==> inputs of run a <==
// ARM
module ARM(
	input clk, rst,
	output [32 - 1:0] imem_addr,
	input [32 - 1:0] imem_data,
	output [32 - 1:0] dmem_addr,
	output [32 - 1:0] dmem_wdata,
	output dmem_read,
	output dmem_write,
	input [32 - 1:0] dmem_rdata,
	input dmem_ready
);
	wire frwrd_mode = 1'b1;  
	wire freeze, branch_taken, flush;
	wire[32 - 1:0] 	PC_IF, PC_IF_Reg,
								PC_ID, PC_ID_Reg,
								PC_EXE, PC_EXE_Reg,
								PC_MEM, PC_MEM_Reg,
								PC_WB;
	wire [3:0] actual_status_register_out; 
	wire[32 - 1:0] 	Instruction_IF, Instruction_IF_Reg;
	wire hazard;
	assign freeze = hazard;
	wire branch_taken_ID_Reg;
	assign flush = branch_taken_ID_Reg;
	wire branch_taken_EXE;
	assign branch_taken_EXE = branch_taken_ID_Reg;
	wire [32 - 1 : 0] branch_address_EXE;
	wire freeze_MEM;  
	IF_Stage IF_Stage(
		.clk(clk), 
		.rst(rst),
		.freeze(freeze | freeze_MEM), 
		.branch_taken(branch_taken_EXE),
		.branch_addr(branch_address_EXE),
		.PC(PC_IF),
		.instruction(Instruction_IF),
		.imem_addr(imem_addr),
		.imem_data(imem_data)
	);
	IF_Stage_Reg IF_Stage_Reg(
		.clk(clk), 
		.rst(rst),
		.freeze(freeze | freeze_MEM), 
		.flush(flush),
		.PC_in(PC_IF), 
		.instruction_in(Instruction_IF),
        .PC(PC_IF_Reg), 
		.instruction(Instruction_IF_Reg)
	);
	wire mem_read_ID, mem_read_ID_Reg;
	wire mem_write_ID, mem_write_ID_Reg;
	wire wb_enable_ID, wb_enable_ID_Reg;
	wire [4 - 1:0] execute_command_ID, execute_command_ID_Reg;
	wire branch_taken_ID; 
	wire status_write_enable_ID, status_write_enable_ID_Reg;
	wire [32 - 1:0] reg_file_1_ID, reg_file_1_ID_Reg;
	wire [32 - 1:0] reg_file_2_ID, reg_file_2_ID_Reg;
	wire immediate_ID, immediate_ID_Reg;
	wire [23:0] signed_immediate_ID, signed_immediate_ID_Reg;
	wire [12 - 1:0] shift_operand_ID, shift_operand_ID_Reg;
	wire [4 - 1:0] dest_reg_ID, dest_reg_ID_Reg;
	wire [3:0] status_register_ID_Reg, status_register_ID;
	wire two_src_ID;
	wire [4 - 1 : 0] src1_ID, src2_ID;
	wire [4 - 1 : 0] dest_reg_EXE_Reg;
	wire wb_enable_MEM_Reg;
	wire [32 - 1 : 0] wb_value_WB;
	wire [4 - 1 : 0] dest_reg_MEM_Reg;
	ID_Stage ID_Stage(
		.clk(clk), 
		.rst(rst), 
		.PC_in(PC_IF_Reg), 
		.hazard(hazard),
		.instruction_in(Instruction_IF_Reg), 
		.PC(PC_ID), 
  ...
clock: 19.2 ns
lec_check: 0
cap_margin: 20
cell_pad_in_sites_global_placement: 0
core_margin: 2
core_utilization: 61
cts_cluster_diameter: 51
max_routing_layer: met4
place_density_lb_addon: 0.1
setup_slack_margin: 5.0
slew_margin: 20
tns_end_percent: 5
run.sh (not shown) runs the stock make flow with config.mk's settings and CLKGATE_MAP_FILE=.
==> run b (differences from run a) <==
Settings changed: ABC_AREA set to 1, CELL_PAD_IN_SITES_GLOBAL_PLACEMENT 0 to not set, CORE_UTILIZATION 61 to 72, CTS_CLUSTER_DIAMETER 51 to 362, CTS_CLUSTER_SIZE set to 31, HOLD_SLACK_MARGIN set to 0.3, MAX_ROUTING_LAYER met4 to not set, PLACE_DENSITY_LB_ADDON 0.1 to 0.01, SETUP_SLACK_MARGIN 5.0 to 3.59, TNS_END_PERCENT 5 to not set.
==> flow/constraint.sdc (replaced) <==
create_clock -name core_clock -period 13.4 [get_ports {clk}]
set_input_delay 2.6800 -clock core_clock [delete_from_list [all_inputs] [get_ports {clk}]]
set_output_delay 2.6800 -clock core_clock [all_outputs]
set_load 0.01 [all_outputs]
==> run c (differences from run a) <==
Settings changed: ABC_AREA set to 0, CAP_MARGIN 20 to 5, CELL_PAD_IN_SITES_GLOBAL_PLACEMENT 0 to 3, CORE_UTILIZATION 61 to 72, CTS_CLUSTER_DIAMETER 51 to 235, CTS_CLUSTER_SIZE set to 68, MIN_ROUTING_LAYER set to met1, PLACE_DENSITY_LB_ADDON 0.1 to 0.06, SETUP_SLACK_MARGIN 5.0 to 0.05, TNS_END_PERCENT 5 to 40.
==> flow/constraint.sdc (replaced) <==
create_clock -name core_clock -period 21.1 [get_ports {clk}]
set_input_delay 4.2200 -clock core_clock [delete_from_list [all_inputs] [get_ports {clk}]]
set_output_delay 4.2200 -clock core_clock [all_outputs]
set_load 0.01 [all_outputs]
==> run d (differences from run a) <==
Settings changed: CORE_UTILIZATION 61 to 57, MAX_ROUTING_LAYER met4 to not set, SETUP_SLACK_MARGIN 5.0 to -0.52.
==> run_results.csv <==
group,metric,value,unit
clocking,cts_buffers,34,
grt,grt_overflow_total,478,
outcome,status,"aborted with a tool error",
outcome,stop_stage,"5_1_grt",
yosys,compound_area_frac,0.194,
outcome,firstError,"[ERROR GRT-0232] Routing congestion too high. Check the congestion heatmap in the GUI.",
grt,grt_most_used_layer,"met2",
clocking,clockBufferDepth,3,
floorplan,die_w,291,um
Source of the figures above: run b

==> run_results.csv <==
group,metric,value,unit
outcome,status,"aborted with a tool error",
outcome,stop_stage,"3_1_place_gp_skip_io",
outcome,firstError,"[ERROR FLW-0024] Place density exceeds 1.0 (current PLACE_DENSITY_LB_ADDON =  0.06). Please check if the value of  PLACE_DENSITY_LB_ADDON is between 0 and 0.99.",
yosys,ys_chip_area,58700,um^2
yosys,ff_type,"dfrtn_1",
yosys,netlist_instances,7134,
yosys,synthMuxAreaShare,0.0364,
yosys,compound_area_frac,0.284,
floorplan,die_w,290,um
yosys,top_cells_by_area,"dfrtn_1 21%, dfrtp_1 16%, a21oi_1 6.1%, nand2_1 6.0%, nor2_1 5.5%",
yosys,synthXorXnorAreaFrac,0.0246,
yosys,simple_gate_area_frac,0.190,
floorplan,rows,104,
Source of the figures above: run c

==> run_results.csv <==
group,metric,value,unit
grt,grt_most_used_layer,"met2",
placed_design,dp_slack,0.0621,ns
floorplan,die_w,314,um
clocking,clockBufferDepth,3,
clocking,cts_buffers,98,
outcome,status,"aborted with a tool error",
yosys,compound_area_frac,0.284,
yosys,synth_top_cell_by_count,"nand2_1",
outcome,stop_stage,"5_1_grt",
outcome,firstError,"[ERROR GRT-0232] Routing congestion too high. Check the congestion heatmap in the GUI.",
placed_design,dpl.hpwl,202000,um
Source of the figures above: run a

==> run_results.csv <==
group,metric,value,unit
grt,grt_overflow_total,0,
yosys,compound_area_frac,0.284,
outcome,so_faults,"negative setup slack",
outcome,status,"complete, but fails checks",
clocking,clockBufferDepth,3,
timing,finalSetupViolations,4,
clocking,cts_buffers,100,
timing,setup_ws,-0.286,ns
Source of the figures above: run d

